==> flow/constraint.sdc <==
create_clock -name core_clock -period 2.44 [get_ports {m_axi_aclk}]
set_input_delay 0.4880 -clock core_clock [delete_from_list [all_inputs] [get_ports {m_axi_aclk}]]
set_output_delay 0.4880 -clock core_clock [all_outputs]
set_load 0.01 [all_outputs]
==> flow/design.v <==
module packet2emesh #(parameter AW = 32,    
		      parameter PW = 104)   
   (
    input [PW-1:0]  packet_in,
    output 	    write_in,    
    output [1:0]    datamode_in, 
    output [4:0]    ctrlmode_in, 
    output [AW-1:0] dstaddr_in,  
    output [AW-1:0] srcaddr_in,  
    output [AW-1:0] data_in  
    );
   generate
      if(PW==104)
	begin : p104
	   assign write_in           = packet_in[0];   
	   assign datamode_in[1:0]   = packet_in[2:1];   
	   assign ctrlmode_in[4:0]   = {1'b0,packet_in[6:3]};   
	   assign dstaddr_in[31:0]   = packet_in[39:8]; 	 
	   assign srcaddr_in[31:0]   = packet_in[103:72];  
	   assign data_in[31:0]      = packet_in[71:40]; 
	end
      else if(PW==136)
	begin : p136
	   assign write_in           = packet_in[0];
	   assign datamode_in[1:0]   = packet_in[2:1];  
	   assign ctrlmode_in[4:0]   = packet_in[7:3];
	   assign dstaddr_in[63:0]   = {packet_in[135:104],packet_in[39:8]}; 
	   assign srcaddr_in[63:0]   = {packet_in[71:40],packet_in[135:72]};
	   assign data_in[63:0]      = packet_in[103:40];
	end
      else if(PW==72)
	begin : p72
	   assign write_in           = packet_in[0];
	   assign datamode_in[1:0]   = packet_in[2:1];  
	   assign ctrlmode_in[4:0]   = packet_in[7:3];
	   assign dstaddr_in[31:0]   = packet_in[39:8]; 
	   assign data_in[31:0]      = packet_in[71:40];
	end
      else if(PW==40)
	begin : p40
	   assign write_in           = packet_in[0];
	   assign datamode_in[1:0]   = packet_in[2:1];  
	   assign ctrlmode_in[4:0]   = packet_in[7:3];
	   assign dstaddr_in[15:0]   = packet_in[23:8]; 
	   assign data_in[15:0]      = packet_in[39:24];
	end
      else
	begin : unknown
	end
   endgenerate
endmodule  
module emesh2packet #(parameter AW = 32,    
		      parameter PW = 104)   
   (
    input 	    write_out, 
    input [1:0]     datamode_out,
    input [4:0]     ctrlmode_out,
    input [AW-1:0]  dstaddr_out,
    input [AW-1:0]  data_out, 
    input [AW-1:0]  srcaddr_out, 
    output [PW-1:0] packet_out
    );
   assign packet_out[0]       = write_out;   
   assign packet_out[2:1]     = datamode_out[1:0];
   assign packet_out[7:3]     = ctrlmode_out[4:0];
   generate   
     if(PW==136)
	begin : p136
	   assign packet_out[39:8]    = dstaddr_out[31:0];
	   assign packet_out[71:40]   = data_out[31:0];     
	   assign packet_out[103:72]  = srcaddr_out[31:0];  
	   assign packet_out[135:104] = dstaddr_out[63:32];
	end
      else if(PW==104)
	begin : p104
	   assign packet_out[39:8]    = dstaddr_out[31:0];
	   assign packet_out[71:40]   = data_out[31:0];
	   assign packet_out[103:72]  = srcaddr_out[31:0];
	end
      else if(PW==72)
	begin : p72
	   assign packet_out[39:8]    = dstaddr_out[31:0];
	   assign packet_out[71:40]   = data_out[31:0];
	end
      else if(PW==40)
	begin : p40
	   assign packet_out[23:8]    = dstaddr_out[15:0];
	   assign packet_out[39:24]   = data_out[15:0];
	end
   endgenerate
endmodule  
module oh_dsync  #(parameter PS    = 2,         
		   parameter DELAY = 0         
		   )
   (
    input  clk,  
    input  nreset,  
    input  din,  
    output dout     
    );
   localparam ASIC = 0;   
   generate
      if(ASIC)	
	begin : g0
	   asic_dsync asic_dsync (.clk(clk),
				  .nreset(nreset),
				  .din(din),
				  .dout(dout));
	end
      else
	begin : g0
	   reg [PS:0]   sync_pipe; 
	   always @ (posedge clk or negedge nreset)		 
	     if(!nreset)
	       sync_pipe[PS:0] <= 1'b0;
	     else
	       sync_pipe[PS:0] <= {sync_pipe[PS-1:0],din};	      	      
	   assign dout = (DELAY & sync_pipe[PS]) |   
			 (~DELAY & sync_pipe[PS-1]);  
      	end 
   endgenerate
endmodule  
module oh_memory_ram  # (parameter DW    = 104,            
			 parameter DEPTH = 32,             
			 parameter AW    = $clog2(DEPTH)   
			 ) 
   ( 
    input 		rd_clk, 
    input 		rd_en,  
    input [AW-1:0] 	rd_addr,  
    output reg [DW-1:0] rd_dout,  
    input 		wr_clk, 
    input 		wr_en,  
    input [AW-1:0] 	wr_addr,  
    input [DW-1:0] 	wr_wem,  
    input [DW-1:0] 	wr_din  
    );
   reg [DW-1:0]        ram    [DEPTH-1:0];  
   integer 	       i;
   always @ (posedge rd_clk)
     if(rd_en)       
       rd_dout[DW-1:0] <= ram[rd_addr[AW-1:0]];
   always @(posedge wr_clk)    
     for (i=0;i<DW;i=i+1)
       if (wr_en & wr_wem[i]) 
         ram[wr_addr[AW-1:0]][i] <= wr_din[i];
endmodule  
module oh_memory_dp # (parameter DW    = 104,       
		       parameter DEPTH = 32,        
		       parameter PROJ  = "",        
		       parameter MCW   = 8,          
		       parameter AW    = $clog2(DEPTH)  
		       ) 
   ( 
    input 	    wr_clk,  
    input 	    wr_en,  
    input [DW-1:0]  wr_wem,  
    input [AW-1:0]  wr_addr, 
    input [DW-1:0]  wr_din,  
    input 	    rd_clk,  
    input 	    rd_en,  
    input [AW-1:0]  rd_addr, 
    output [DW-1:0] rd_dout, 
    input 	    shutdown,  
    input [MCW-1:0] memconfig,  
    input [MCW-1:0] memrepair,  
    input 	    bist_en,  
    input 	    bist_we,  
    input [DW-1:0]  bist_wem,  
    input [AW-1:0]  bist_addr,  
    input [DW-1:0]  bist_din   
    );
   localparam ASIC = 0;   
   generate
      if(ASIC)
	begin : asic
	   oh_memory_ram #(.DW(DW),
			   .DEPTH(DEPTH))	     
	   memory_dp ( 
		      .rd_dout	(rd_dout[DW-1:0]),
		      .rd_clk	(rd_clk),
		      .rd_en	(rd_en),
		      .rd_addr	(rd_addr[AW-1:0]),
		      .wr_en	(wr_en),
		      .wr_clk	(wr_clk),
		      .wr_addr	(wr_addr[AW-1:0]),
		      .wr_wem	(wr_wem[DW-1:0]),
		      .wr_din	(wr_din[DW-1:0]));
	end  
      else
	begin : generic
	   oh_memory_ram #(.DW(DW),
			   .DEPTH(DEPTH))	     
	   memory_dp ( 
		      .rd_dout	(rd_dout[DW-1:0]),
		      .rd_clk	(rd_clk),
		      .rd_en	(rd_en),
		      .rd_addr	(rd_addr[AW-1:0]),
		      .wr_en	(wr_en),
		      .wr_clk	(wr_clk),
		      .wr_addr	(wr_addr[AW-1:0]),
		      .wr_wem	(wr_wem[DW-1:0]),
		      .wr_din	(wr_din[DW-1:0]));
	end  
   endgenerate
endmodule  
module oh_fifo_sync #(parameter DW        = 104,       
		      parameter DEPTH     = 32,        
		      parameter PROG_FULL = (DEPTH/2), 
		      parameter AW = $clog2(DEPTH)     
		      ) 
(
   input 	       clk,  
   input 	       nreset,  
   input [DW-1:0]      din,  
   input 	       wr_en,  
   input 	       rd_en,  
   output [DW-1:0]     dout,  
   output 	       full,  
   output 	       prog_full,  
   output 	       empty,  
   output reg [AW-1:0] rd_count      
 );
   reg [AW-1:0]        wr_addr;
   reg [AW-1:0]        rd_addr;
   wire 	       fifo_read;
   wire 	       fifo_write;
   assign empty       = (rd_count[AW-1:0] == 0);   
   assign prog_full   = (rd_count[AW-1:0] >= PROG_FULL);   
   assign full        = (rd_count[AW-1:0] == (DEPTH-1));
   assign fifo_read   = rd_en & ~empty;
   assign fifo_write  = wr_en & ~full;
   always @ ( posedge clk or negedge nreset) 
     if(!nreset) 
       begin	   
          wr_addr[AW-1:0]   <= 'd0;
          rd_addr[AW-1:0]   <= 'b0;
          rd_count[AW-1:0]  <= 'b0;
       end 
     else if(fifo_write & fifo_read) 
       begin
	  wr_addr[AW-1:0] <= wr_addr[AW-1:0] + 'd1;
	  rd_addr[AW-1:0] <= rd_addr[AW-1:0] + 'd1;	      
       end 
     else if(fifo_write) 
       begin
	  wr_addr[AW-1:0] <= wr_addr[AW-1:0]  + 'd1;
	  rd_count[AW-1:0]<= rd_count[AW-1:0] + 'd1;	
       end 
     else if(fifo_read) 
       begin	      
          rd_addr[AW-1:0] <= rd_addr[AW-1:0]  + 'd1;
          rd_count[AW-1:0]<= rd_count[AW-1:0] - 'd1;
       end
   oh_memory_dp 
     #(.DW(DW),
       .DEPTH(DEPTH))
   mem ( 
	.rd_dout	(dout[DW-1:0]),
	.rd_clk		(clk),
	.rd_en		(fifo_read),
	.rd_addr	(rd_addr[AW-1:0]),
	.wr_clk		(clk),
	.wr_en		(fifo_write),
  	.wr_wem		({(DW){1'b1}}),
	.wr_addr	(wr_addr[AW-1:0]),
	.wr_din	        (din[DW-1:0]));
endmodule  
module emaxi( 
   wr_wait, rd_wait, rr_access, rr_packet, m_axi_awid, m_axi_awaddr,
   m_axi_awlen, m_axi_awsize, m_axi_awburst, m_axi_awlock,
   m_axi_awcache, m_axi_awprot, m_axi_awqos, m_axi_awvalid, m_axi_wid,
   m_axi_wdata, m_axi_wstrb, m_axi_wlast, m_axi_wvalid, m_axi_bready,
   m_axi_arid, m_axi_araddr, m_axi_arlen, m_axi_arsize, m_axi_arburst,
   m_axi_arlock, m_axi_arcache, m_axi_arprot, m_axi_arqos,
   m_axi_arvalid, m_axi_rready,
   wr_access, wr_packet, rd_access, rd_packet, rr_wait, m_axi_aclk,
   m_axi_aresetn, m_axi_awready, m_axi_wready, m_axi_bid, m_axi_bresp,
   m_axi_bvalid, m_axi_arready, m_axi_rid, m_axi_rdata, m_axi_rresp,
   m_axi_rlast, m_axi_rvalid
   );
   parameter M_IDW  = 12;
   parameter PW     = 104;
   parameter AW     = 32;
   parameter DW     = 32;
   input 	       wr_access;
   input [PW-1:0]      wr_packet;   
   output 	       wr_wait;
   input 	       rd_access;
   input [PW-1:0]      rd_packet;
   output 	       rd_wait;
   output 	       rr_access;
   output [PW-1:0]     rr_packet;
   input 	       rr_wait;
   input  	       m_axi_aclk;     
   input  	       m_axi_aresetn;  
   output [M_IDW-1:0]  m_axi_awid;     
   output [31 : 0]     m_axi_awaddr;   
   output [7 : 0]      m_axi_awlen;    
   output [2 : 0]      m_axi_awsize;   
   output [1 : 0]      m_axi_awburst;  
   output              m_axi_awlock;   
   output [3 : 0]      m_axi_awcache;  
   output [2 : 0]      m_axi_awprot;   
   output [3 : 0]      m_axi_awqos;    
   output 	       m_axi_awvalid;  
   input 	       m_axi_awready;  
   output [M_IDW-1:0]  m_axi_wid;     
   output [63 : 0]     m_axi_wdata;    
   output [7 : 0]      m_axi_wstrb;    
   output 	       m_axi_wlast;    
   output 	       m_axi_wvalid;   
   input 	       m_axi_wready;   
   input [M_IDW-1:0]   m_axi_bid;
   input [1 : 0]       m_axi_bresp;    
   input 	       m_axi_bvalid;   
   output 	       m_axi_bready;   
   output [M_IDW-1:0]  m_axi_arid;     
   output [31 : 0]     m_axi_araddr;   
   output [7 : 0]      m_axi_arlen;    
   output [2 : 0]      m_axi_arsize;   
   output [1 : 0]      m_axi_arburst;  
   output              m_axi_arlock;   
   output [3 : 0]      m_axi_arcache;  
   output [2 : 0]      m_axi_arprot;   
   output [3 : 0]      m_axi_arqos;    
   output 	       m_axi_arvalid;  
   input 	       m_axi_arready;  
   input [M_IDW-1:0]   m_axi_rid;      
   input [63 : 0]      m_axi_rdata;    
   input [1 : 0]       m_axi_rresp;    
   input 	       m_axi_rlast;    
   input 	       m_axi_rvalid;   
   output 	       m_axi_rready;   
   reg [31 : 0]        m_axi_awaddr;
   reg [7:0] 	       m_axi_awlen;
   reg [2:0] 	       m_axi_awsize;
   reg 		       m_axi_awvalid;
   reg [63 : 0]        m_axi_wdata;
   reg [63 : 0]        m_axi_rdata_reg;
   reg [7 : 0] 	       m_axi_wstrb;
   reg 		       m_axi_wlast;
   reg 		       m_axi_wvalid;
   reg 		       awvalid_b;
   reg [31:0] 	       awaddr_b;
   reg [2:0] 	       awsize_b;
   reg [7:0] 	       awlen_b;
   reg 		       wvalid_b;
   reg [63:0] 	       wdata_b;
   reg [7:0] 	       wstrb_b;
   reg [63 : 0]        wdata_aligned;
   reg [7 : 0] 	       wstrb_aligned;
   reg 		       rr_access;
   reg [31:0] 	       rr_data;
   reg [31:0] 	       rr_srcaddr;
   reg [3:0] 	       rr_datamode;
   reg [3:0] 	       rr_ctrlmode;
   reg [31:0] 	       rr_dstaddr;
   reg [63:0] 	       m_axi_rdata_fifo;
   reg 		       rr_access_fifo;
   wire 	       aw_go;
   wire 	       w_go;
   wire 	       readinfo_wren;
   wire 	       readinfo_full;
   wire [40:0] 	       readinfo_out;
   wire [40:0] 	       readinfo_in;
   wire 	       awvalid_in;
   wire [1:0] 	       wr_datamode;
   wire [AW-1:0]       wr_dstaddr;
   wire [DW-1:0]       wr_data;
   wire [AW-1:0]       wr_srcaddr;
   wire [1:0] 	       rd_datamode;
   wire [4:0] 	       rd_ctrlmode;
   wire [AW-1:0]       rd_dstaddr;
   wire [AW-1:0]       rd_srcaddr;
   wire [1:0] 	       rr_datamode_fifo;
   wire [3:0] 	       rr_ctrlmode_fifo;
   wire [31:0] 	       rr_dstaddr_fifo;
   wire [2:0] 	       rr_alignaddr_fifo;
   wire [103:0]        packet_out;   
   wire 	       fifo_prog_full;
   wire 	       fifo_full;   	
   wire 	       fifo_rd_en;
   wire 	       fifo_wr_en;
   packet2emesh p2e_rxwr (
			  .write_in		(),
			  .datamode_in		(wr_datamode[1:0]),
			  .ctrlmode_in		(),
			  .dstaddr_in		(wr_dstaddr[AW-1:0]),
			  .data_in		(wr_data[DW-1:0]),
			  .srcaddr_in		(wr_srcaddr[AW-1:0]),
			  .packet_in		(wr_packet[PW-1:0])
			  );
   packet2emesh p2e_rxrd (
			  .write_in		(),
			  .datamode_in		(rd_datamode[1:0]),
			  .ctrlmode_in		(rd_ctrlmode[4:0]),
			  .dstaddr_in		(rd_dstaddr[AW-1:0]),
			  .data_in		(),
			  .srcaddr_in		(rd_srcaddr[AW-1:0]),
			  .packet_in		(rd_packet[PW-1:0])
			  );
   emesh2packet e2p (
		     .packet_out	(rr_packet[PW-1:0]),
		     .write_out		(1'b1),
		     .datamode_out	(rr_datamode[1:0]),
		     .ctrlmode_out	({1'b0,rr_ctrlmode[3:0]}),
		     .dstaddr_out	(rr_dstaddr[AW-1:0]),
		     .data_out		(rr_data[DW-1:0]),
		     .srcaddr_out	(rr_srcaddr[AW-1:0])
		     );
   assign m_axi_awid[M_IDW-1:0]  = {(M_IDW){1'b0}};
   assign m_axi_awburst[1:0]	= 2'b01;  
   assign m_axi_awcache[3:0]	= 4'b0000;  
   assign m_axi_awprot[2:0]	= 3'b000;
   assign m_axi_awqos[3:0]	= 4'b0000;
   assign m_axi_awlock          = 1'b0;
   assign m_axi_arid[M_IDW-1:0] = {(M_IDW){1'b0}};
   assign m_axi_arburst[1:0]	= 2'b01;  
   assign m_axi_arcache[3:0]	= 4'b0000;
   assign m_axi_arprot[2:0]	= 3'h0;
   assign m_axi_arqos[3:0]	= 4'h0;
   assign m_axi_arlock          = 1'b0;
   assign m_axi_bready    	= 1'b1; 
   assign m_axi_wid[M_IDW-1:0]  = {(M_IDW){1'b0}};
   assign aw_go       = m_axi_awvalid & m_axi_awready;
   assign w_go        = m_axi_wvalid  & m_axi_wready;
   assign wr_wait     = awvalid_b | wvalid_b;
   assign awvalid_in  = wr_access & ~awvalid_b & ~wvalid_b;
   always @( posedge m_axi_aclk )     
     if(!m_axi_aresetn) 
       begin
          m_axi_awvalid      <= 1'b0;
          m_axi_awaddr[31:0] <= 32'd0;
          m_axi_awlen[7:0]   <= 8'd0;
          m_axi_awsize[2:0]  <= 3'd0;	  
          awvalid_b          <= 1'b0;
          awaddr_b           <= 'd0;
          awlen_b[7:0]       <= 'd0;
          awsize_b[2:0]      <= 'd0;
       end 
     else 
       begin
          if( ~m_axi_awvalid | aw_go ) 
	    begin
               if( awvalid_b ) 
		 begin
		    m_axi_awvalid       <= 1'b1;
		    m_axi_awaddr[31:0]  <= awaddr_b[31:0];
		    m_axi_awlen[7:0]    <= awlen_b[7:0];
		    m_axi_awsize[2:0]   <= awsize_b[2:0];
		 end 
	      else 
		begin
		   m_axi_awvalid       <= awvalid_in;
		   m_axi_awaddr[31:0]  <= wr_dstaddr[31:0];
		   m_axi_awlen[7:0]    <= 8'b0;
		   m_axi_awsize[2:0]   <= { 1'b0, wr_datamode[1:0]};
		end
	    end
          if( awvalid_in & m_axi_awvalid & ~aw_go )
            awvalid_b <= 1'b1;
          else if( aw_go )
            awvalid_b <= 1'b0;
         if( awvalid_in )
	   begin
              awaddr_b[31:0]  <= wr_dstaddr[31:0];
              awlen_b[7:0]    <= 8'b0;
              awsize_b[2:0]   <= { 1'b0, wr_datamode[1:0] };
         end        
       end  
   always @*
     case( wr_datamode[1:0] )        
       2'b00:    wdata_aligned[63:0] = { 8{wr_data[7:0]}};
       2'b01:    wdata_aligned[63:0] = { 4{wr_data[15:0]}};
       2'b10:    wdata_aligned[63:0] = { 2{wr_data[31:0]}};
       default: wdata_aligned[63:0]  = { wr_srcaddr[31:0], wr_data[31:0]};
     endcase
   always @*
     begin
	case(wr_datamode[1:0])
          2'd0:  
            case(wr_dstaddr[2:0])
              3'd0:    wstrb_aligned[7:0] = 8'h01;
              3'd1:    wstrb_aligned[7:0] = 8'h02;
              3'd2:    wstrb_aligned[7:0] = 8'h04;
              3'd3:    wstrb_aligned[7:0] = 8'h08;
              3'd4:    wstrb_aligned[7:0] = 8'h10;
              3'd5:    wstrb_aligned[7:0] = 8'h20;
              3'd6:    wstrb_aligned[7:0] = 8'h40;
              default: wstrb_aligned[7:0] = 8'h80;
            endcase
          2'd1:  
            case(wr_dstaddr[2:1])
              2'd0:    wstrb_aligned[7:0] = 8'h03;
              2'd1:    wstrb_aligned[7:0] = 8'h0c;
              2'd2:    wstrb_aligned[7:0] = 8'h30;
              default: wstrb_aligned[7:0] = 8'hc0;
            endcase
          2'd2:  
            if(wr_dstaddr[2])
	      wstrb_aligned[7:0] = 8'hf0;
            else
	      wstrb_aligned[7:0] = 8'h0f;
	  2'd3: 
	    wstrb_aligned[7:0] = 8'hff;
	endcase  
     end  
   always @ (posedge m_axi_aclk )
     if(~m_axi_aresetn) 
       begin	  
	  m_axi_wvalid      <= 1'b0;
          m_axi_wdata[63:0] <= 64'b0;
          m_axi_wstrb[7:0]  <= 8'b0;
          m_axi_wlast       <= 1'b1;  
          wvalid_b          <= 1'b0;
          wdata_b[63:0]     <= 64'b0;
          wstrb_b[7:0]      <= 8'b0;         
       end 
     else 
       begin
          if( ~m_axi_wvalid | w_go ) 
	    begin
            if( wvalid_b ) 
	      begin
		 m_axi_wvalid       <= 1'b1;
		 m_axi_wdata[63:0]  <= wdata_b[63:0];
		 m_axi_wstrb[7:0]   <= wstrb_b[7:0];
              end 
	    else 
	      begin
		 m_axi_wvalid       <= awvalid_in;
		 m_axi_wdata[63:0]  <= wdata_aligned[63:0];
		 m_axi_wstrb[7:0]   <= wstrb_aligned[7:0];
              end
            end  
         if( wr_access & m_axi_wvalid & ~w_go )
           wvalid_b <= 1'b1;
         else if( w_go )
           wvalid_b <= 1'b0;
          if( awvalid_in ) 
	    begin
               wdata_b[63:0] <= wdata_aligned[63:0];
               wstrb_b[7:0]  <= wstrb_aligned[7:0];
            end
       end  
   assign  readinfo_in[40:0] = {rd_srcaddr[31:0], 
				rd_dstaddr[2:0],  
				rd_ctrlmode[3:0], 
				rd_datamode[1:0]  
				};
   wire sync_nreset;   
   oh_dsync dsync(.dout	(sync_nreset),
	       .clk	(m_axi_aclk),
	       .nreset       (1'b1),
	       .din	(m_axi_aresetn)
	       );
   oh_fifo_sync #(.DW(104), 
		   .DEPTH(32)) 
   fifo_async (.full		(fifo_full),
	       .prog_full	(fifo_prog_full),
	       .dout		(packet_out[103:0]),
	       .empty		(),
	       .nreset		(sync_nreset),
	       .clk	        (m_axi_aclk),
	       .wr_en		(fifo_wr_en),
	       .din		({63'b0,readinfo_in[40:0]}),
	       .rd_en		(fifo_rd_en)
	       ); 
   assign  rr_datamode_fifo[1:0]  = packet_out[1:0];
   assign  rr_ctrlmode_fifo[3:0]  = packet_out[5:2];
   assign  rr_alignaddr_fifo[2:0] = packet_out[8:6];
   assign  rr_dstaddr_fifo[31:0]  = packet_out[40:9];
   assign    m_axi_araddr[31:0]   = rd_dstaddr[31:0];
   assign    m_axi_arsize[2:0]    = {1'b0, rd_datamode[1:0]};
   assign    m_axi_arlen[7:0]     = 8'd0;  
   assign    m_axi_arvalid        = rd_access & ~fifo_prog_full;  
   assign    fifo_wr_en           = m_axi_arvalid & m_axi_arready ;
   assign    rd_wait              = ~m_axi_arready | fifo_prog_full; 
   assign    fifo_rd_en           =  m_axi_rvalid & m_axi_rready; 
   assign    m_axi_rready         = ~rr_wait;  
   always @ (posedge m_axi_aclk)
     if(!m_axi_aresetn) 
       begin
	  rr_access_fifo  <= 1'b0;	  
	  rr_access       <= 1'b0;	  
       end
     else	 
       begin
	  rr_access_fifo   <= fifo_rd_en;
	  rr_access        <= rr_access_fifo;	  
       end
   always @ (posedge m_axi_aclk)    
     begin	  
	m_axi_rdata_fifo[63:0] <= m_axi_rdata[63:0];      	  
	rr_datamode[1:0]       <= rr_datamode_fifo[1:0];
	rr_ctrlmode[3:0]       <= rr_ctrlmode_fifo[3:0];
	rr_dstaddr[31:0]       <= rr_dstaddr_fifo[31:0];	  
	case(rr_datamode_fifo[1:0]) 
          2'd0:   
            case(rr_alignaddr_fifo[2:0])
	      3'd0:     rr_data[31:0] <= {24'b0,m_axi_rdata_fifo[7:0]};
	      3'd1:     rr_data[31:0] <= {24'b0,m_axi_rdata_fifo[15:8]};
	      3'd2:     rr_data[31:0] <= {24'b0,m_axi_rdata_fifo[23:16]};
	      3'd3:     rr_data[31:0] <= {24'b0,m_axi_rdata_fifo[31:24]};
	      3'd4:     rr_data[31:0] <= {24'b0,m_axi_rdata_fifo[39:32]};
	      3'd5:     rr_data[31:0] <= {24'b0,m_axi_rdata_fifo[47:40]};
	      3'd6:     rr_data[31:0] <= {24'b0,m_axi_rdata_fifo[55:48]};
	      3'd7:     rr_data[31:0] <= {24'b0,m_axi_rdata_fifo[63:56]};
	      default:  rr_data[31:0] <= {24'b0,m_axi_rdata_fifo[7:0]};
            endcase	    
          2'd1:   
            case(rr_alignaddr_fifo[2:1])
	      2'd0:    rr_data[31:0] <= {16'b0,m_axi_rdata_fifo[15:0]};
	      2'd1:    rr_data[31:0] <= {16'b0,m_axi_rdata_fifo[31:16]};
	      2'd2:    rr_data[31:0] <= {16'b0,m_axi_rdata_fifo[47:32]};
	      2'd3:    rr_data[31:0] <= {16'b0,m_axi_rdata_fifo[63:48]};
	      default: rr_data[31:0] <= {16'b0,m_axi_rdata_fifo[15:0]};
            endcase
          2'd2:   
	    begin
               if(rr_alignaddr_fifo[2])
		 rr_data[31:0] <= m_axi_rdata_fifo[63:32];
               else
		 rr_data[31:0] <= m_axi_rdata_fifo[31:0];
	    end
          2'd3: 
	    begin  
	       rr_data[31:0]     <= m_axi_rdata_fifo[31:0];
	       rr_srcaddr[31:0]  <= m_axi_rdata_fifo[63:32];
            end
        endcase         
     end  
endmodule  
==> flow/run.sh <==
#!/bin/bash
# the make line also repeats each setting of config.mk as NAME=value (left out here)
make -C /OpenROAD-flow-scripts/flow DESIGN_CONFIG=/design/flow/config.mk WORK_HOME=/design/flow/orfs CLKGATE_MAP_FILE= finish
==> flow/config.mk <==
export PLATFORM = sky130hd
export DESIGN_NAME = emaxi
export DESIGN_NICKNAME = emaxi
export VERILOG_FILES = /design/flow/design.v
export SDC_FILE = /design/flow/constraint.sdc
export NUM_CORES = 4
export LEC_CHECK = 0
export CAP_MARGIN = 20
export CORE_MARGIN = 2
export CORE_UTILIZATION = 56
export SLEW_MARGIN = 20
==> results of run 1 <==
## through the flow
| step | util, % | TNS (ps) |
|---|---|---|
| after detailed placement | 63.8 | -36370 |
| after floorplan | - | -937 |
| after global placement | 63.8 | -30050 |
| final | 68.6 | 0 |
| after CTS | 68.6 | -23.8 |
| after global routing | 68.6 | -36.0 |
## layer usage
metal  global-route usage, %  up-vias
met5                       0        -
li1                        -    17399
met3                    5.40      254
met1                    38.0    19336
met4                    9.31        2
met2                    45.1     1382
## layout make-up
cell class / instances / area [um^2] / share of cell area (%)
antenna: 9 / 22.5 / 0.0274
inverter: 22 / 90.1 / 0.110
clock inverter: 78 / 759 / 0.925
timing repair buffer: 771 / 8340 / 10.2
multi-input combinational: 2140 / 16900 / 20.6
sequential: 1754 / 49100 / 59.8
clock buffer: 246 / 4920 / 5.99
tap: 1612 / 2020 / 2.46
## timing repair
item                       CTS  global route
setup buffers                0             0
pin swaps                    0             0
gates resized                4             9
hold endpoints to repair     0             0
setup endpoints to repair    5             7
hold buffers                 0             0
==> run_results.csv, run 1 <==
group,metric,value,unit
setup_path,crit_path_max_delay_cell_type,"dfrtp_4",
final_layout,synthesis_to_finish_area_growth,21.7,%
final_timing,rsz0062_at_grt,"true",
setup_path,path_class,"flop to flop",
logic_synthesis,synth_stat.cells,4217,
final_timing,period_needed,2400,ps
pwr,switching_share,28.9,%
pwr,seq_power_share,41.3,%
place,buffer_ports.inserted,431,
die,io_pins,646,
pwr,power.leakage,28.4,nW
global_routing,number_of_antenna_violations_at_the_first_check_in_global_routing,9,
setup_path,startpoint_type,"flop",
route,met2_wirelength,83500,um
setup_path,timing.critical_path.from,"fifo_async.rd_addr[0]",
setup_path,worst_r2r_endpoint,"fifo_async.mem.generic.memory_dp.rd_dout[8]",
final_timing,worst_setup_margin,35.1,ps
final_timing,timing.final.crit_share,98.6,%
global_routing,globalRouteTotalUtil,27.8,%
setup_path,worst_path_largest_cell_delay,520,ps
logic_synthesis,mappedNetlistArea,67500,um^2
logic_synthesis,syn_area_per_cell,16.0,um^2
final_timing,max_slew.worst_pin.slew,870,ps
run,openroad.warnings,109,
final_layout,nNetsFinal,5188,
logic_synthesis,async_reset_ff_share,0.855,%
setup_path,setup.worst_path.end_class,"flop",
final_timing,setup_violations,0,
final_timing,timing.final.hold_violations,0,
pwr,power.combinational.fraction,27.6,%
pwr,leading_power_group,"registers",
logic_synthesis,ys_sh_mux,12.2,%
die,floorplan.rows,127,
logic_synthesis,simple_gate_share,5.01,%
final_timing,achievable-frequency,0.416,GHz
logic_synthesis,top_area_share,61.6,%
route,totalWireLength,172000,um
setup_path,r2r_setup_slack,40,ps
final_layout,fin_cells,6632,
clock_tree,cts-buffers-inserted,176,
final_layout,num-fill-cells,8206,
final_layout,final_design_area_no_fill,82100,um^2
final_timing,report.final.slew_viol_count,0,
route,route.vias.total,38373,
run,max_cap_viol_count,0,
global_routing,grt_overflow_total,0,
clock_tree,numClockSinks,1754,
logic_synthesis,post_synth_num_cell_types,61,
pwr,p_total,85.1,mW
place,routabilityCongestion,0.832,
logic_synthesis,yosys_area,67500,um^2
pwr,p_switching,24.6,mW
clock_tree,cts_htree_levels,4,
logic_synthesis,synth_cells,4217,
logic_synthesis,common_cells,"1385 x edfxtp_1, 422 x mux2i_1, 354 x dfxtp_1, 277 x a21oi_1, 245 x nand2_1",
setup_path,critPathCapture,"fifo_async.mem.generic.memory_dp.rd_dout[8]",
hold_path,worstHoldPathType,"input port to flop",
clock_tree,worst_setup_hold_path_clk_slew,60,ps
setup_path,worstPathArrival,2930,ps
pwr,max-vdd-ir-drop,0.000763,V
hold_path,min-delay-start,"m_axi_rdata[4]",
global_routing,grt_start_max_net_pins,106,
setup_path,cp_num_buf_inv,2,
pwr,pwr.group.clock,26.5,mW
route,drtPass1Iterations,5,
die,core_util_floorplan,56.4,%
final_timing,final.setup_skew,26.4,ps
pwr,seq_power,35.2,mW
route,met3_length,12800,um
pwr,power.density,1040,nW/um^2
route,route.detailed.wl_per_inst,25.9,um
route,detailed_route_wire_length_on_metal_1,70600,um
logic_synthesis,netlist_top_cells_area,"edfxtp_1 62%, dfxtp_1 11%, mux2i_1 6.3%",
die,dieWidth,351,um
run_status,run_status,"finished clean",
hold_path,min_delay_path_depth,1,
route,ant_nets,0,
logic_synthesis,synth_top_cell_by_count,"edfxtp_1",
logic_synthesis,synth-main-ff-cell,"edfxtp_1",
final_timing,final.hold.worst_slack,145,ps
setup_path,cp.required,2960,ps
logic_synthesis,synth.yosys.warnings,4,
hold_path,worst_hold_path.endpoint,"m_axi_rdata_fifo[4]",
global_routing,grt_pass1_vias,36986,
clock_tree,clockRootBuffer,"clkbuf_16",
die,design.core.area,120000,um^2
global_routing,grt_first_pass_wirelength,247000,um
setup_path,cp_cell_sequence,"buf_12, mux4_2, nor2b_1, a21oi_1, nand4_1, buf_4",
route,vias_per_cell,5.79,
pwr,power.clock.fraction,31.1,%
clock_tree,cts_max_path_buffers,3,
setup_path,timing.critical_path.fanout_max,21,
setup_path,timing.reg2reg.worst_path_depth,6,
die,die-area,123000,um^2
route,detail_route.drc_violations,0,
pwr,comb_cell_power,23.5,mW
setup_path,crit_family,"flip-flops",
place,pre_cts_ws,-121,ps
logic_synthesis,synthAdderAreaFrac,0.248,%
logic_synthesis,compound_area_share,6.40,%
place,placedCellCount,6299,
place,detailedPlacementHpwl,111000,um
pwr,power_report.internal_total,60.5,mW
die,die.size.y,351,um
logic_synthesis,edf_count,1385,
route,maxUsedRoutingLayer,"met5",
place,dpl-instance-area,76400,um^2
setup_path,critical_register_to_register_path_startpoint,"fifo_async.rd_addr[0]",
clock_tree,insertion_delay,790,ps
logic_synthesis,synth_flop_count,1754,
final_timing,relSlewSlack,41.9,%
logic_synthesis,yosysTopAreaCell,"edfxtp_1",
clock_tree,tritoncts,"done",
setup_path,worst-path-stages,6,
logic_synthesis,logic_family,"multiplexers",
logic_synthesis,synth-xor-area-share,0.130,%
logic_synthesis,yosys.stat.seqShare,72.7,%
route,detailedRoute.firstIterationViolations,3398,
==> inputs of run 2 (changes only) <==
CAP_MARGIN = 0   (was 20)
CELL_PAD_IN_SITES_GLOBAL_PLACEMENT = 2   (was default)
CORE_ASPECT_RATIO = 1.74   (was default)
CORE_MARGIN = 8   (was 2)
CORE_UTILIZATION = 40   (was 56)
CTS_CLUSTER_SIZE = 35   (was default)
GPL_ROUTABILITY_DRIVEN = 0   (was default)
HOLD_SLACK_MARGIN = 0.04   (was default)
MAX_ROUTING_LAYER = met4   (was default)
clock period = 5.62 ns   (was 2.44 ns; I/O delays follow)
==> run 2 against run 1 <==
Wire length up 14%. Die area up 48%. Critical path type is now input port to output pin. Largest power group unchanged. Setup slack better by 1900 ps. Highest routed layer is now met4. Design area down 2.5%. Register-to-register slack better by 2300 ps.
==> run_results.csv, run 2 <==
group,metric,value,unit
setup_path,startpoint_type,"input port",
final_timing,setup-tns-final,0,ps
logic_synthesis,synth_flop_count,1754,
setup_path,worst_path_largest_cell_delay,620,ps
setup_path,worst-path-stages,3,
setup_path,cp_cell_sequence,"clkdlybuf4s50_1, buf_4, clkdlybuf4s50_1",
final_timing,worst_setup_margin,1940,ps
setup_path,cp_num_buf_inv,3,
final_timing,timing.final.crit_share,65.5,%
logic_synthesis,syn_area_per_cell,16.0,um^2
logic_synthesis,common_cells,"1385 x edfxtp_1, 422 x mux2i_1, 354 x dfxtp_1, 277 x a21oi_1, 245 x nand2_1",
pwr,power.clock.fraction,32.3,%
logic_synthesis,async_reset_ff_share,0.855,%
route,route.detailed.wl_per_inst,27.9,um
setup_path,worst_r2r_endpoint,"fifo_async.mem.generic.memory_dp.rd_dout[18]",
final_layout,final_design_area_no_fill,80100,um^2
pwr,seq_power_share,42.8,%
final_timing,relSlewSlack,26.1,%
route,totalWireLength,196000,um
global_routing,grt_pass1_vias,37977,
pwr,leading_power_group,"registers",
place,buffer_ports.inserted,431,
route,detail_route.drc_violations,0,
pwr,power.leakage,27.1,nW
run,max_cap_viol_count,0,
run,openroad.warnings,104,
global_routing,grt_overflow_total,0,
route,drtPass1Iterations,5,
setup_path,critPathCapture,"m_axi_araddr[1]",
pwr,power.density,449,nW/um^2
route,vias_per_cell,5.29,
logic_synthesis,synth_cells,4217,
die,design.core.area,168000,um^2
setup_path,timing.critical_path.from,"rd_packet[9]",
final_timing,rsz0062_at_grt,"false",
global_routing,globalRouteTotalUtil,21.5,%
die,core_util_floorplan,40.1,%
clock_tree,numClockSinks,1754,
setup_path,setup.worst_path.end_class,"output pin",
die,die.size.y,558,um
logic_synthesis,edf_count,1385,
clock_tree,cts_post_setup_buffers_inserted,0,
final_layout,num-fill-cells,14579,
final_layout,finalCoreUtilization,47.6,%
final_timing,timing.final.hold_violations,0,
place,placedCellCount,6681,
clock_tree,cts_max_path_buffers,4,
setup_path,crit_family,"buffers and inverters",
setup_path,crit_path_max_delay_cell_type,"clkdlybuf4s50_1",
clock_tree,postCtsHoldBufs,0,
global_routing,grt_first_pass_wirelength,278000,um
die,dieWidth,327,um
final_layout,synthesis_to_finish_area_growth,18.7,%
pwr,comb_cell_power,8.97,mW
route,detailedRoute.firstIterationViolations,2336,
clock_tree,worst_setup_hold_path_clk_slew,70,ps
logic_synthesis,simple_gate_share,5.01,%
clock_tree,ctsResizeCount,0,
pwr,switching_share,29.5,%
setup_path,crit_top_cell,"clkdlybuf4s50_1",
place,pre_cts_ws,1250,ps
logic_synthesis,synthAdderAreaFrac,0.248,%
logic_synthesis,netlist_top_cells_area,"edfxtp_1 62%, dfxtp_1 11%, mux2i_1 6.3%",
setup_path,r2r_setup_slack,2380,ps
final_timing,final.hold.worst_slack,291,ps
logic_synthesis,ys_sh_mux,12.2,%
pwr,power_report.internal_total,25.4,mW
logic_synthesis,synth-xor-area-share,0.130,%
logic_synthesis,post_synth_num_cell_types,61,
logic_synthesis,compound_area_share,6.40,%
logic_synthesis,logic_family,"multiplexers",
clock_tree,cts_htree_levels,4,
setup_path,path_class,"input port to output pin",
pwr,p_total,36.0,mW
die,io_pins,646,
logic_synthesis,mappedNetlistArea,67500,um^2
setup_path,timing.critical_path.fanout_max,33,
run_status,run_status,"finished clean",
final_timing,report.final.slew_viol_count,0,
pwr,p_switching,10.6,mW
final_timing,achievable-frequency,0.272,GHz
logic_synthesis,synth-main-ff-cell,"edfxtp_1",
hold_path,worstHoldPathType,"flop to async pin",
logic_synthesis,yosysTopAreaCell,"edfxtp_1",
logic_synthesis,synth.yosys.warnings,4,
final_layout,fin_cells,7001,
setup_path,cp.required,4500,ps
die,die-area,183000,um^2
pwr,power.combinational.fraction,24.9,%
global_routing,grt_start_max_net_pins,127,
final_timing,period_needed,3680,ps
logic_synthesis,yosys.stat.seqShare,72.7,%
clock_tree,insertion_delay,810,ps
final_layout,nNetsFinal,4969,
route,route.vias.total,37036,
final_timing,final.setup_skew,41.1,ps
setup_path,timing.reg2reg.worst_path_depth,5,
logic_synthesis,yosys_area,67500,um^2
logic_synthesis,top_area_share,61.6,%
logic_synthesis,synth_stat.cells,4217,
place,dpl-instance-area,74500,um^2
final_timing,max_slew.worst_pin.slew,1110,ps
pwr,seq_power,15.4,mW
clock_tree,clockRootBuffer,"clkbuf_16",
route,ant_nets,0,
clock_tree,tritoncts,"done",
die,floorplan.rows,199,
pwr,max-vdd-ir-drop,0.000385,V
global_routing,number_of_antenna_violations_at_the_first_check_in_global_routing,12,
setup_path,critical_register_to_register_path_startpoint,"fifo_async.rd_addr[0]",
final_timing,setup_violations,0,
place,detailedPlacementHpwl,117000,um
pwr,pwr.group.clock,11.6,mW
setup_path,worstPathArrival,2560,ps
clock_tree,cts-buffers-inserted,174,
logic_synthesis,synth_top_cell_by_count,"edfxtp_1",
run 2: cell type report:
cell class	instances	area, um^2	share of cell area, %
Antenna cell	10	25.0	0.0312
Inverter	22	88.8	0.111
Timing Repair Buffer	554	5650	7.06
Clock buffer	235	4880	6.10
Tap cell	2211	2770	3.45
Sequential cell	1754	49100	61.3
Clock inverter	75	748	0.934
Multi-Input combinational cell	2140	16900	21.1
run 2: layer usage:
layer / GRT usage, % / vias up / part of all wire (%)
met5: - / - / 0
met4: 7.31 / 0 / 3.4
met3: 3.49 / 293 / 4.5
met2: 38.4 / 913 / 53
met1: 24.5 / 18906 / 39
li1: - / 16924 / -
==> inputs of run 3 (changes only) <==
CAP_MARGIN = 20   (was 0)
CELL_PAD_IN_SITES_GLOBAL_PLACEMENT = default   (was 2)
CORE_ASPECT_RATIO = default   (was 1.74)
CORE_MARGIN = 2   (was 8)
CTS_CLUSTER_SIZE = default   (was 35)
GPL_ROUTABILITY_DRIVEN = default   (was 0)
HOLD_SLACK_MARGIN = default   (was 0.04)
MAX_ROUTING_LAYER = default   (was met4)
SETUP_SLACK_MARGIN = 0.58   (was default)
clock period = 3.6 ns   (was 5.62 ns; I/O delays follow)
==> run 3 against run 2 <==
Still clean. Synthesized cell count did not move. Utilization grew 0.90 points. Clock-buffer cell count grew 7. Area after synthesis is the same. Combinational power is 64% higher. Clock skew increased by 12 ps. Die area shrank 5.8%. Largest power group unchanged.
==> run_results.csv, run 3 <==
group,metric,value,unit
setup_path,crit_family,"flip-flops",
pwr,power.combinational.fraction,25.6,%
pwr,switching_share,29.9,%
setup_path,setup.worst_path.end_class,"output pin",
clock_tree,cts_max_path_buffers,3,
clock_tree,insertion_delay,820,ps
pwr,p_total,57.2,mW
final_timing,setup_violations,0,
setup_path,timing.critical_path.fanout_max,16,
setup_path,worst-path-stages,2,
logic_synthesis,async_reset_ff_share,0.855,%
logic_synthesis,yosys_area,67500,um^2
setup_path,cp_cell_sequence,"or2_2, clkdlybuf4s50_1",
logic_synthesis,synthAdderAreaFrac,0.248,%
clock_tree,cts_htree_levels,4,
logic_synthesis,post_synth_num_cell_types,61,
route,detailedRoute.firstIterationViolations,3816,
setup_path,critical_register_to_register_path_startpoint,"fifo_async.rd_addr[0]",
setup_path,worstPathArrival,2220,ps
pwr,power_report.internal_total,40.1,mW
die,design.core.area,167000,um^2
setup_path,path_class,"flop to output pin",
pwr,max-vdd-ir-drop,0.000520,V
setup_path,timing.reg2reg.worst_path_depth,5,
run_status,run_status,"finished clean",
logic_synthesis,ys_sh_mux,12.2,%
hold_path,worstHoldPathType,"flop to async pin",
pwr,seq_power,23.9,mW
die,die-area,172000,um^2
global_routing,grt_start_max_net_pins,80,
final_timing,timing.final.hold_violations,0,
logic_synthesis,compound_area_share,6.40,%
place,detailedPlacementHpwl,109000,um
clock_tree,numClockSinks,1754,
route,ant_nets,0,
setup_path,r2r_setup_slack,780,ps
run,max_cap_viol_count,0,
logic_synthesis,syn_area_per_cell,16.0,um^2
logic_synthesis,synth_cells,4217,
route,detail_route.drc_violations,0,
place,buffer_ports.inserted,431,
pwr,pwr.group.clock,18.6,mW
final_layout,finalCoreUtilization,48.5,%
final_timing,achievable-frequency,0.340,GHz
final_timing,setup-tns-final,0,ps
global_routing,grt_pass1_vias,37031,
die,die.size.y,415,um
logic_synthesis,synth_stat.cells,4217,
clock_tree,tritoncts,"done",
global_routing,grt_overflow_total,0,
logic_synthesis,simple_gate_share,5.01,%
final_layout,fin_cells,7063,
logic_synthesis,yosysTopAreaCell,"edfxtp_1",
logic_synthesis,top_area_share,61.6,%
setup_path,startpoint_type,"flop",
global_routing,grt_first_pass_wirelength,255000,um
setup_path,worst_r2r_endpoint,"fifo_async.mem.generic.memory_dp.rd_dout[40]",
final_timing,rsz0062_at_grt,"false",
route,route.vias.total,38070,
logic_synthesis,synth_flop_count,1754,
logic_synthesis,yosys.stat.seqShare,72.7,%
logic_synthesis,logic_family,"multiplexers",
pwr,leading_power_group,"registers",
final_layout,nNetsFinal,5033,
final_layout,num-fill-cells,14104,
logic_synthesis,synth.yosys.warnings,4,
route,drtPass1Iterations,5,
pwr,comb_cell_power,14.7,mW
setup_path,cp_num_buf_inv,1,
logic_synthesis,common_cells,"1385 x edfxtp_1, 422 x mux2i_1, 354 x dfxtp_1, 277 x a21oi_1, 245 x nand2_1",
pwr,power.density,704,nW/um^2
global_routing,globalRouteTotalUtil,20.0,%
final_timing,report.final.slew_viol_count,0,
pwr,p_switching,17.1,mW
final_timing,period_needed,2940,ps
logic_synthesis,synth-main-ff-cell,"edfxtp_1",
global_routing,grt_busiest_layer,"met2",
global_routing,number_of_antenna_violations_at_the_first_check_in_global_routing,11,
setup_path,timing.critical_path.from,"awvalid_b",
pwr,seq_power_share,41.8,%
die,io_pins,646,
clock_tree,worst_setup_hold_path_clk_slew,60,ps
run,openroad.warnings,103,
clock_tree,ctsResizeCount,0,
global_routing,grt_met3_use,4.12,%
pwr,power.clock.fraction,32.5,%
route,totalWireLength,176000,um
route,vias_per_cell,5.39,
logic_synthesis,mappedNetlistArea,67500,um^2
final_timing,max_slew.worst_pin.slew,981,ps
place,placedCellCount,6728,
logic_synthesis,netlist_top_cells_area,"edfxtp_1 62%, dfxtp_1 11%, mux2i_1 6.3%",
global_routing,gr-usage-met1,27.9,%
route,route.detailed.wl_per_inst,24.9,um
logic_synthesis,edf_count,1385,
setup_path,cp.required,2880,ps
die,floorplan.rows,150,
setup_path,crit_path_max_delay_cell_type,"dfxtp_2",
global_routing,grt.met2_usage,31.8,%
die,core_util_floorplan,40.3,%
logic_synthesis,synth_top_cell_by_count,"edfxtp_1",
logic_synthesis,synth-xor-area-share,0.130,%
final_layout,synthesis_to_finish_area_growth,20.3,%
clock_tree,clockRootBuffer,"clkbuf_16",
final_timing,final.setup_skew,53.1,ps
setup_path,worst_path_largest_cell_delay,670,ps
die,dieWidth,415,um
pwr,power.leakage,27.6,nW
place,routabilityCongestion,0.816,
final_timing,timing.final.crit_share,81.8,%
setup_path,critPathCapture,"wr_wait",
clock_tree,cts-buffers-inserted,182,
final_timing,relSlewSlack,34.6,%
==> run 3: timing repair <==
item	4_1_cts	5_1_grt
gates cloned	0	0
endpoints found under the setup margin	1	1
buffers inserted	1	1
hold buffers	0	0
==> run 3: layout make-up <==
type	instances	area [um^2]	area share [%]
Timing Repair Buffer	610	6440	7.94
Antenna cell	1	2.50	0.00308
Clock buffer	242	4950	6.10
Sequential cell	1754	49100	60.5
Multi-Input combinational cell	2140	16800	20.8
Clock inverter	90	1010	1.24
Inverter	22	87.6	0.108
Tap cell	2204	2760	3.40
==> run 3: routing by layer <==
layer  vias to the layer above  part of all wire [%]
li1                      17079                     -
met1                     19430                    44
met2                      1289                    47
met3                       264                   6.5
met4                         8                   2.2
met5                         -                 0.027
==> run 3: through the flow <==
step	hold WS, ps	instance area [um^2]	setup slack, ps
floorplan	180	67900	358
global placement	314	75200	406
detailed placement	318	75200	385
CTS	281	81200	592
global route	305	81200	581
finish	315	81200	656
==> inputs of run 4 (changes only) <==
CELL_PAD_IN_SITES_GLOBAL_PLACEMENT = 1   (was default)
CTS_CLUSTER_DIAMETER = 228   (was default)
MAX_ROUTING_LAYER = met4   (was default)
PLACE_DENSITY_LB_ADDON = 0.05   (was default)
SETUP_SLACK_MARGIN = default   (was 0.58)
clock period = 5.0 ns   (was 3.6 ns; I/O delays follow)
==> run 4 against run 3 <==
Critical path depth rose by 1. Worst hold slack improved by 5.5 ps. Highest routed layer is now met4. Sequential power shrank 28%. Wire length up 5.3%. Clock power decreased by 26%. Register-to-register slack improved by 1000 ps. Largest cell class unchanged. Combinational power down 31%.
==> run_results.csv, run 4 <==
group,metric,value,unit
run_status,run_status,"finished clean",
final_layout,nNetsFinal,4987,
place,buffer_ports.inserted,431,
final_timing,timing.final.hold_violations,0,
place,placedCellCount,6677,
pwr,power.density,512,nW/um^2
logic_synthesis,synth.yosys.warnings,4,
final_timing,period_needed,3400,ps
place,detailedPlacementHpwl,108000,um
die,floorplan.rows,150,
final_timing,report.final.slew_viol_count,0,
die,die.size.y,415,um
clock_tree,cts_max_path_buffers,3,
setup_path,worst_r2r_endpoint,"fifo_async.mem.generic.memory_dp.rd_dout[25]",
pwr,seq_power_share,42.0,%
logic_synthesis,async_reset_ff_share,0.855,%
global_routing,grt_pass1_vias,37382,
setup_path,worst_path_largest_cell_delay,610,ps
setup_path,r2r_setup_slack,1800,ps
setup_path,timing.critical_path.fanout_max,33,
logic_synthesis,synth_flop_count,1754,
logic_synthesis,logic_family,"multiplexers",
run,max_cap_viol_count,0,
pwr,power.clock.fraction,33.5,%
setup_path,cp.required,4000,ps
final_layout,finalCoreUtilization,48.1,%
pwr,seq_power,17.3,mW
clock_tree,postCtsHoldBufs,0,
logic_synthesis,edf_count,1385,
logic_synthesis,common_cells,"1385 x edfxtp_1, 422 x mux2i_1, 354 x dfxtp_1, 277 x a21oi_1, 245 x nand2_1",
final_timing,setup-tns-final,0,ps
global_routing,globalRouteTotalUtil,21.9,%
setup_path,critical_register_to_register_path_startpoint,"fifo_async.rd_addr[0]",
clock_tree,ctsResizeCount,0,
logic_synthesis,netlist_top_cells_area,"edfxtp_1 62%, dfxtp_1 11%, mux2i_1 6.3%",
clock_tree,cts-buffers-inserted,189,
clock_tree,worst_setup_hold_path_clk_slew,60,ps
final_timing,relSlewSlack,26.9,%
pwr,max-vdd-ir-drop,0.000389,V
setup_path,setup.worst_path.end_class,"output pin",
route,detailedRoute.firstIterationViolations,2839,
final_timing,achievable-frequency,0.294,GHz
logic_synthesis,compound_area_share,6.40,%
setup_path,startpoint_type,"input port",
pwr,switching_share,29.7,%
global_routing,number_of_antenna_violations_at_the_first_check_in_global_routing,16,
clock_tree,clockRootBuffer,"clkbuf_16",
route,vias_per_cell,5.34,
logic_synthesis,simple_gate_share,5.01,%
setup_path,crit_top_cell,"clkdlybuf4s50_1",
clock_tree,numClockSinks,1754,
logic_synthesis,yosys_area,67500,um^2
final_timing,timing.final.crit_share,68.1,%
logic_synthesis,ys_sh_mux,12.2,%
clock_tree,cts_post_setup_buffers_inserted,0,
pwr,pwr.group.clock,13.8,mW
setup_path,critPathCapture,"m_axi_araddr[1]",
setup_path,crit_family,"buffers and inverters",
setup_path,crit_path_max_delay_cell_type,"clkdlybuf4s50_1",
die,die-area,172000,um^2
setup_path,timing.critical_path.from,"rd_packet[9]",
final_layout,synthesis_to_finish_area_growth,19.3,%
global_routing,grt_start_max_net_pins,124,
logic_synthesis,synth_cells,4217,
global_routing,grt_overflow_total,0,
logic_synthesis,yosysTopAreaCell,"edfxtp_1",
route,ant_nets,0,
logic_synthesis,synth_top_cell_by_count,"edfxtp_1",
hold_path,worstHoldPathType,"flop to async pin",
setup_path,timing.reg2reg.worst_path_depth,6,
logic_synthesis,synthAdderAreaFrac,0.248,%
pwr,power.combinational.fraction,24.6,%
clock_tree,insertion_delay,830,ps
logic_synthesis,synth-xor-area-share,0.130,%
clock_tree,cts_htree_levels,4,
setup_path,cp_num_buf_inv,3,
final_timing,setup_violations,0,
run,openroad.warnings,105,
pwr,leading_power_group,"registers",
final_layout,num-fill-cells,14493,
logic_synthesis,post_synth_num_cell_types,61,
die,io_pins,646,
logic_synthesis,synth-main-ff-cell,"edfxtp_1",
logic_synthesis,synth_stat.cells,4217,
logic_synthesis,yosys.stat.seqShare,72.7,%
place,routabilityCongestion,0.766,
logic_synthesis,syn_area_per_cell,16.0,um^2
die,dieWidth,415,um
final_layout,fin_cells,7042,
route,detail_route.drc_violations,0,
pwr,comb_cell_power,10.1,mW
setup_path,worst-path-stages,3,
global_routing,grt_first_pass_wirelength,267000,um
final_timing,rsz0062_at_grt,"false",
pwr,power.leakage,27.3,nW
final_timing,max_slew.worst_pin.slew,1100,ps
pwr,p_switching,12.2,mW
route,route.detailed.wl_per_inst,26.3,um
route,totalWireLength,185000,um
pwr,power_report.internal_total,29.0,mW
logic_synthesis,mappedNetlistArea,67500,um^2
route,drtPass1Iterations,6,
setup_path,cp_cell_sequence,"clkdlybuf4s50_1, buf_4, clkdlybuf4s50_1",
setup_path,worstPathArrival,2400,ps
route,route.vias.total,37619,
setup_path,path_class,"input port to output pin",
die,core_util_floorplan,40.3,%
die,design.core.area,167000,um^2
logic_synthesis,top_area_share,61.6,%
clock_tree,tritoncts,"done",
final_timing,final.setup_skew,24.3,ps
run 4: final cells by class:
| type | instances | area (um^2) | share of cell area [%] |
|---|---|---|---|
| repair buffers | 557 | 5600 | 6.95 |
| well taps | 2204 | 2760 | 3.42 |
| clock inverters | 87 | 812 | 1.01 |
| diodes | 7 | 17.5 | 0.0218 |
| flip-flops and latches | 1754 | 49100 | 60.9 |
| clock buffers | 271 | 5320 | 6.61 |
| inverters | 22 | 88.8 | 0.110 |
| multi-input cells | 2140 | 16900 | 20.9 |
run 4: per-stage QoR:
step	hold WS (ps)	power, mW	setup slack [ps]	instance area, um^2
floorplan	180	23.9	885	67800
global placement	315	27.9	1080	74500
detailed placement	320	28.0	1080	74500
CTS	328	41.9	1500	80600
global route	340	43.0	1500	80500
finish	320	41.2	1600	80500
run 4: layer usage:
layer / track usage [%] / part of all wire, % / wire length (um) / vias to the layer above
li1: - / - / - / 17014
met3: 3.70 / 4.7 / 8750 / 273
met4: 5.96 / 2.4 / 4400 / 0
met1: 30.2 / 46 / 85800 / 19395
met5: - / 0 / 0 / -
met2: 33.6 / 47 / 86100 / 937
==> inputs of run 5 (changes only) <==
CELL_PAD_IN_SITES_GLOBAL_PLACEMENT = default   (was 1)
CORE_UTILIZATION = 66   (was 40)
CTS_CLUSTER_DIAMETER = default   (was 228)
MAX_ROUTING_LAYER = default   (was met4)
PLACE_DENSITY_LB_ADDON = default   (was 0.05)
clock period = 2.22 ns   (was 5.0 ns; I/O delays follow)
==> run 5 against run 4 <==
Now fails the layout checks on negative setup slack. Flip-flop count did not move. Clock power up 110%. Utilization up 34 points. Synthesized cell count stayed put. Setup slack got worse by 1700 ps. Sequential share of layout area decreased by 1.9 points. Combinational power rose to 2.9 times the previous value. Largest cell class unchanged.
==> run_results.csv, run 5 <==
group,metric,value,unit
logic_synthesis,synth_flop_count,1754,
final_timing,timing.final.crit_share,104,%
global_routing,grt_pass1_vias,38928,
final_timing,report.final.slew_viol_count,0,
setup_path,crit_path_max_delay_cell_type,"mux4_2",
logic_synthesis,ys_sh_mux,12.2,%
hold_path,worstHoldPathType,"input port to flop",
final_timing,worst_setup_margin,-81.4,ps
global_routing,grt_start_max_net_pins,114,
pwr,seq_power,38.6,mW
die,die-area,105000,um^2
global_routing,grt_overflow_total,0,
setup_path,worst_r2r_endpoint,"fifo_async.mem.generic.memory_dp.rd_dout[33]",
run,max_cap_viol_count,0,
logic_synthesis,edf_count,1385,
hold_path,min-delay-start,"m_axi_rdata[3]",
setup_path,crit_family,"multiplexers",
final_layout,synthesis_to_finish_area_growth,23.3,%
setup_path,worst_path_largest_cell_delay,510,ps
final_timing,max_slew.worst_pin.slew,968,ps
setup_path,cp_num_buf_inv,3,
place,dpl-instance-area,76500,um^2
route,detail_route.drc_violations,0,
final_timing,setup_violations,15,
route,drtPass1Iterations,6,
logic_synthesis,yosys.stat.seqShare,72.7,%
logic_synthesis,synth_top_cell_by_count,"edfxtp_1",
pwr,pwr.group.clock,28.3,mW
clock_tree,postCtsHoldBufs,0,
hold_path,min_delay_path_depth,1,
final_timing,timing.final.hold_violations,0,
setup_path,critical_register_to_register_path_startpoint,"fifo_async.rd_addr[0]",
setup_path,cp.required,2690,ps
logic_synthesis,synth-main-ff-cell,"edfxtp_1",
final_layout,final_design_area_no_fill,83200,um^2
place,routabilityCongestion,0.862,
setup_path,setup.worst_path.end_class,"flop",
pwr,leading_power_group,"registers",
pwr,seq_power_share,40.0,%
route,totalWireLength,176000,um
die,core_util_floorplan,66.4,%
final_layout,nNetsFinal,5272,
pwr,power.density,1160,nW/um^2
clock_tree,cts_max_path_buffers,3,
setup_path,cp_cell_sequence,"buf_12, buf_16, mux4_2, nor2b_1, a21oi_2, buf_4, nand4_1",
final_timing,period_needed,2300,ps
logic_synthesis,post_synth_num_cell_types,61,
logic_synthesis,synthAdderAreaFrac,0.248,%
setup_path,timing.critical_path.from,"fifo_async.rd_addr[0]",
pwr,power_report.internal_total,68.0,mW
setup_path,timing.critical_path.fanout_max,12,
route,route.vias.total,40521,
die,dieWidth,324,um
logic_synthesis,top_area_share,61.6,%
clock_tree,tritoncts,"done",
logic_synthesis,simple_gate_share,5.01,%
logic_synthesis,synth-xor-area-share,0.130,%
pwr,power.combinational.fraction,30.7,%
final_timing,relSlewSlack,35.3,%
clock_tree,clockRootBuffer,"clkbuf_16",
logic_synthesis,yosysTopAreaCell,"edfxtp_1",
pwr,p_total,96.5,mW
route,detailedRoute.firstIterationViolations,5088,
route,route.detailed.wl_per_inst,27.2,um
pwr,power.clock.fraction,29.3,%
final_timing,achievable-frequency,0.435,GHz
logic_synthesis,async_reset_ff_share,0.855,%
pwr,p_switching,28.5,mW
logic_synthesis,logic_family,"multiplexers",
final_layout,finalCoreUtilization,81.9,%
logic_synthesis,synth.yosys.warnings,4,
die,die.size.y,324,um
die,design.core.area,102000,um^2
pwr,power.leakage,29.1,nW
logic_synthesis,compound_area_share,6.40,%
clock_tree,insertion_delay,780,ps
global_routing,globalRouteTotalUtil,33.3,%
setup_path,worstPathArrival,2770,ps
logic_synthesis,common_cells,"1385 x edfxtp_1, 422 x mux2i_1, 354 x dfxtp_1, 277 x a21oi_1, 245 x nand2_1",
setup_path,r2r_setup_slack,-80,ps
route,vias_per_cell,6.27,
global_routing,number_of_antenna_violations_at_the_first_check_in_global_routing,11,
logic_synthesis,syn_area_per_cell,16.0,um^2
logic_synthesis,yosys_area,67500,um^2
global_routing,grt_first_pass_wirelength,253000,um
hold_path,worst_hold_path.endpoint,"m_axi_rdata_fifo[3]",
clock_tree,numClockSinks,1754,
die,floorplan.rows,117,
run,openroad.warnings,110,
clock_tree,worst_setup_hold_path_clk_slew,70,ps
pwr,comb_cell_power,29.6,mW
route,ant_nets,0,
final_timing,final.setup_skew,33.9,ps
logic_synthesis,mappedNetlistArea,67500,um^2
clock_tree,cts-buffers-inserted,169,
place,buffer_ports.inserted,431,
run_status,run_status,"complete, but fails checks",
run_status,checkFailReasons,"negative setup slack",
pwr,switching_share,29.6,%
clock_tree,cts_htree_levels,4,
place,detailedPlacementHpwl,109000,um
die,io_pins,646,
logic_synthesis,netlist_top_cells_area,"edfxtp_1 62%, dfxtp_1 11%, mux2i_1 6.3%",
setup_path,startpoint_type,"flop",
logic_synthesis,synth_stat.cells,4217,
setup_path,path_class,"flop to flop",
setup_path,worst-path-stages,7,
setup_path,timing.reg2reg.worst_path_depth,7,
setup_path,critPathCapture,"fifo_async.mem.generic.memory_dp.rd_dout[33]",
final_timing,rsz0062_at_grt,"true",
logic_synthesis,synth_cells,4217,
pwr,max-vdd-ir-drop,0.00132,V
## run 5: repair_timing
action | 4_1_cts | 5_1_grt
setup buffers | 21 | 23
pin swaps | 16 | 12
setup endpoints to repair | 41 | 41
gates resized | 73 | 63
cloned | 12 | 2
## run 5: area by class of cell
cell class,count,area [um^2]
Antenna cell,8,20.0
Clock buffer,235,4700
Clock inverter,72,742
Fill cell,5269,18400
Inverter,22,90.1
Multi-Input combinational cell,2142,17200
Sequential cell,1754,49100
Tap cell,1368,1710
Timing Repair Buffer,860,9660
## run 5: through the flow
stage | worst slack [ps] | hold slack (ps) | setup TNS, ps | cells
2_1_floorplan | -471 | 180 | -16800 | 4301
3_3_place_gp | -356 | 310 | -215760 | 6090
3_5_place_dp | -311 | 319 | -203710 | 6090
4_1_cts | -54.6 | 66.8 | -241 | 6429
5_1_grt | -103 | 85.2 | -1540 | 6460
6_report | -81.4 | 114 | -488 | 6461
## run 5: per-layer routing
metal  up-vias  GRT usage, %  share of wire, %
li1      17553             -                 -
met1     20283          47.5                39
met2      2370          52.4                48
met3       313          6.33                10
met4         2          11.6               3.1
met5         -             0            0.0080
==> inputs of run 6 (changes only) <==
CORE_UTILIZATION = 70   (was 66)
SETUP_SLACK_MARGIN = -0.16   (was default)
clock period = 2.0 ns   (was 2.22 ns; I/O delays follow)
==> run 6 against run 5 <==
The layout still fails its checks (negative setup slack). Fmax down 6.4%. Global-route usage is 5.6 points higher. Worst hold slack worse by 45 ps. Area after synthesis stayed put. Non-clock buffer count grew 65. Largest power group unchanged.
==> run_results.csv, run 6 <==
group,metric,value,unit
final_timing,setup-tns-final,-60260,ps
place,dpl-instance-area,76800,um^2
die,die-area,98900,um^2
die,die.size.y,314,um
die,io_pins,646,
global_routing,grt_first_pass_wirelength,278000,um
final_timing,max_slew.worst_pin.slew,855,ps
setup_path,cp_cell_sequence,"buf_12, buf_4, buf_12, buf_4, mux4_2, a21oi_2, buf_4, nand4_1",
setup_path,critPathCapture,"fifo_async.mem.generic.memory_dp.rd_dout[34]",
setup_path,crit_top_cell,"buf_4",
route,route.vias.total,43580,
global_routing,grt_overflow_total,0,
setup_path,r2r_setup_slack,-460,ps
route,totalWireLength,206000,um
hold_path,worstHoldPathType,"input port to flop",
pwr,power.density,1320,nW/um^2
setup_path,worst_r2r_endpoint,"fifo_async.mem.generic.memory_dp.rd_dout[34]",
logic_synthesis,netlist_top_cells_area,"edfxtp_1 62%, dfxtp_1 11%, mux2i_1 6.3%",
setup_path,timing.reg2reg.worst_path_depth,8,
logic_synthesis,edf_count,1385,
logic_synthesis,compound_area_share,6.40,%
logic_synthesis,logic_family,"multiplexers",
logic_synthesis,yosysTopAreaCell,"edfxtp_1",
logic_synthesis,synth_top_cell_by_count,"edfxtp_1",
hold_path,min_delay_path_depth,1,
clock_tree,postCtsHoldBufs,0,
setup_path,worst_path_largest_cell_delay,550,ps
pwr,p_switching,34.5,mW
run_status,run_status,"complete, but fails checks",
setup_path,cp_num_buf_inv,5,
final_timing,worst_setup_margin,-460,ps
clock_tree,insertion_delay,800,ps
final_layout,final_design_area_no_fill,84000,um^2
route,ant_nets,0,
pwr,max-vdd-ir-drop,0.00134,V
global_routing,grt_pass1_vias,41776,
pwr,seq_power,43.0,mW
logic_synthesis,mappedNetlistArea,67500,um^2
place,detailedPlacementHpwl,115000,um
global_routing,globalRouteTotalUtil,38.9,%
final_timing,period_needed,2460,ps
pwr,power_report.internal_total,76.5,mW
final_timing,rsz0062_at_grt,"true",
clock_tree,worst_setup_hold_path_clk_slew,70,ps
logic_synthesis,post_synth_num_cell_types,61,
setup_path,crit_family,"buffers and inverters",
clock_tree,cts-buffers-inserted,165,
pwr,pwr.group.clock,32.1,mW
logic_synthesis,top_area_share,61.6,%
pwr,comb_cell_power,35.8,mW
final_timing,final.setup_skew,34.5,ps
final_timing,achievable-frequency,0.407,GHz
clock_tree,cts_max_path_buffers,3,
setup_path,worstPathArrival,2920,ps
setup_path,path_class,"flop to flop",
setup_path,critical_register_to_register_path_startpoint,"fifo_async.rd_addr[0]",
final_layout,finalCoreUtilization,88.1,%
route,vias_per_cell,6.78,
route,route.detailed.wl_per_inst,32.0,um
pwr,seq_power_share,38.8,%
setup_path,cp.required,2460,ps
logic_synthesis,syn_area_per_cell,16.0,um^2
logic_synthesis,synth.yosys.warnings,4,
pwr,power.combinational.fraction,32.3,%
logic_synthesis,yosys_area,67500,um^2
logic_synthesis,synth_flop_count,1754,
pwr,switching_share,31.1,%
clock_tree,tritoncts,"done",
hold_path,min-delay-start,"m_axi_rdata[3]",
final_timing,final.hold.worst_slack,68.6,ps
logic_synthesis,simple_gate_share,5.01,%
route,detailedRoute.firstIterationViolations,6854,
setup_path,crit_path_max_delay_cell_type,"mux4_2",
die,design.core.area,95300,um^2
logic_synthesis,common_cells,"1385 x edfxtp_1, 422 x mux2i_1, 354 x dfxtp_1, 277 x a21oi_1, 245 x nand2_1",
final_layout,num-fill-cells,3817,
setup_path,timing.critical_path.from,"fifo_async.rd_addr[0]",
die,dieWidth,314,um
place,routabilityCongestion,0.910,
final_timing,report.final.slew_viol_count,0,
final_timing,relSlewSlack,42.9,%
die,floorplan.rows,113,
die,core_util_floorplan,70.8,%
setup_path,startpoint_type,"flop",
logic_synthesis,synth_cells,4217,
pwr,power.clock.fraction,29.0,%
route,detail_route.drc_violations,0,
setup_path,worst-path-stages,8,
final_timing,timing.final.crit_share,123,%
setup_path,setup.worst_path.end_class,"flop",
global_routing,grt_start_max_net_pins,86,
setup_path,timing.critical_path.fanout_max,8,
final_layout,area.sequential,49100,um^2
clock_tree,cts_htree_levels,4,
final_layout,synthesis_to_finish_area_growth,24.5,%
run,max_cap_viol_count,0,
run,openroad.warnings,108,
global_routing,number_of_antenna_violations_at_the_first_check_in_global_routing,20,
pwr,power.leakage,29.6,nW
run_status,checkFailReasons,"negative setup slack",
logic_synthesis,async_reset_ff_share,0.855,%
pwr,leading_power_group,"registers",
logic_synthesis,synth-main-ff-cell,"edfxtp_1",
place,buffer_ports.inserted,431,
hold_path,worst_hold_path.endpoint,"m_axi_rdata_fifo[3]",
final_timing,timing.final.hold_violations,0,
clock_tree,clockRootBuffer,"clkbuf_16",
logic_synthesis,ys_sh_mux,12.2,%
final_layout,nNetsFinal,5331,
logic_synthesis,synth_stat.cells,4217,
final_timing,setup_violations,997,
logic_synthesis,yosys.stat.seqShare,72.7,%
final_layout,mi_logic_area,17600,um^2
route,drtPass1Iterations,6,
clock_tree,numClockSinks,1754,
logic_synthesis,synth-xor-area-share,0.130,%
logic_synthesis,synthAdderAreaFrac,0.248,%
## run 6: final cells by class
cell class | instances | area share, %
diodes | 12 | 0.0358
clock buffers | 224 | 5.52
clock inverters | 84 | 0.970
inverters | 22 | 0.115
multi-input cells | 2140 | 20.9
flip-flops and latches | 1754 | 58.4
well taps | 1265 | 1.88
repair buffers | 925 | 12.1
## run 6: per-layer routing
metal	up-vias	global-route usage, %	share of wire [%]
met1	21506	50.8	33
li1	17667	-	-
met4	16	16.5	5.2
met5	-	0	0.048
met3	671	9.52	13
met2	3720	63.2	49
## run 6: per-stage QoR
step | power, mW | cells | worst slack, ps
floorplan | 60.0 | 4301 | -246
CTS | 106 | 6358 | -313
finish | 111 | 6426 | -460
global route | 113 | 6421 | -451
detailed placement | 73.4 | 6031 | -458
global placement | 72.6 | 6031 | -394
## run 6: timing repair
item,CTS,global route
buffers inserted,17,61
pin swaps,4,31
cloned,2,10
endpoints found under the hold margin,0,0
setup endpoints to repair,54,46
gates resized,60,166
Power is estimated from default activity; no workload was simulated.
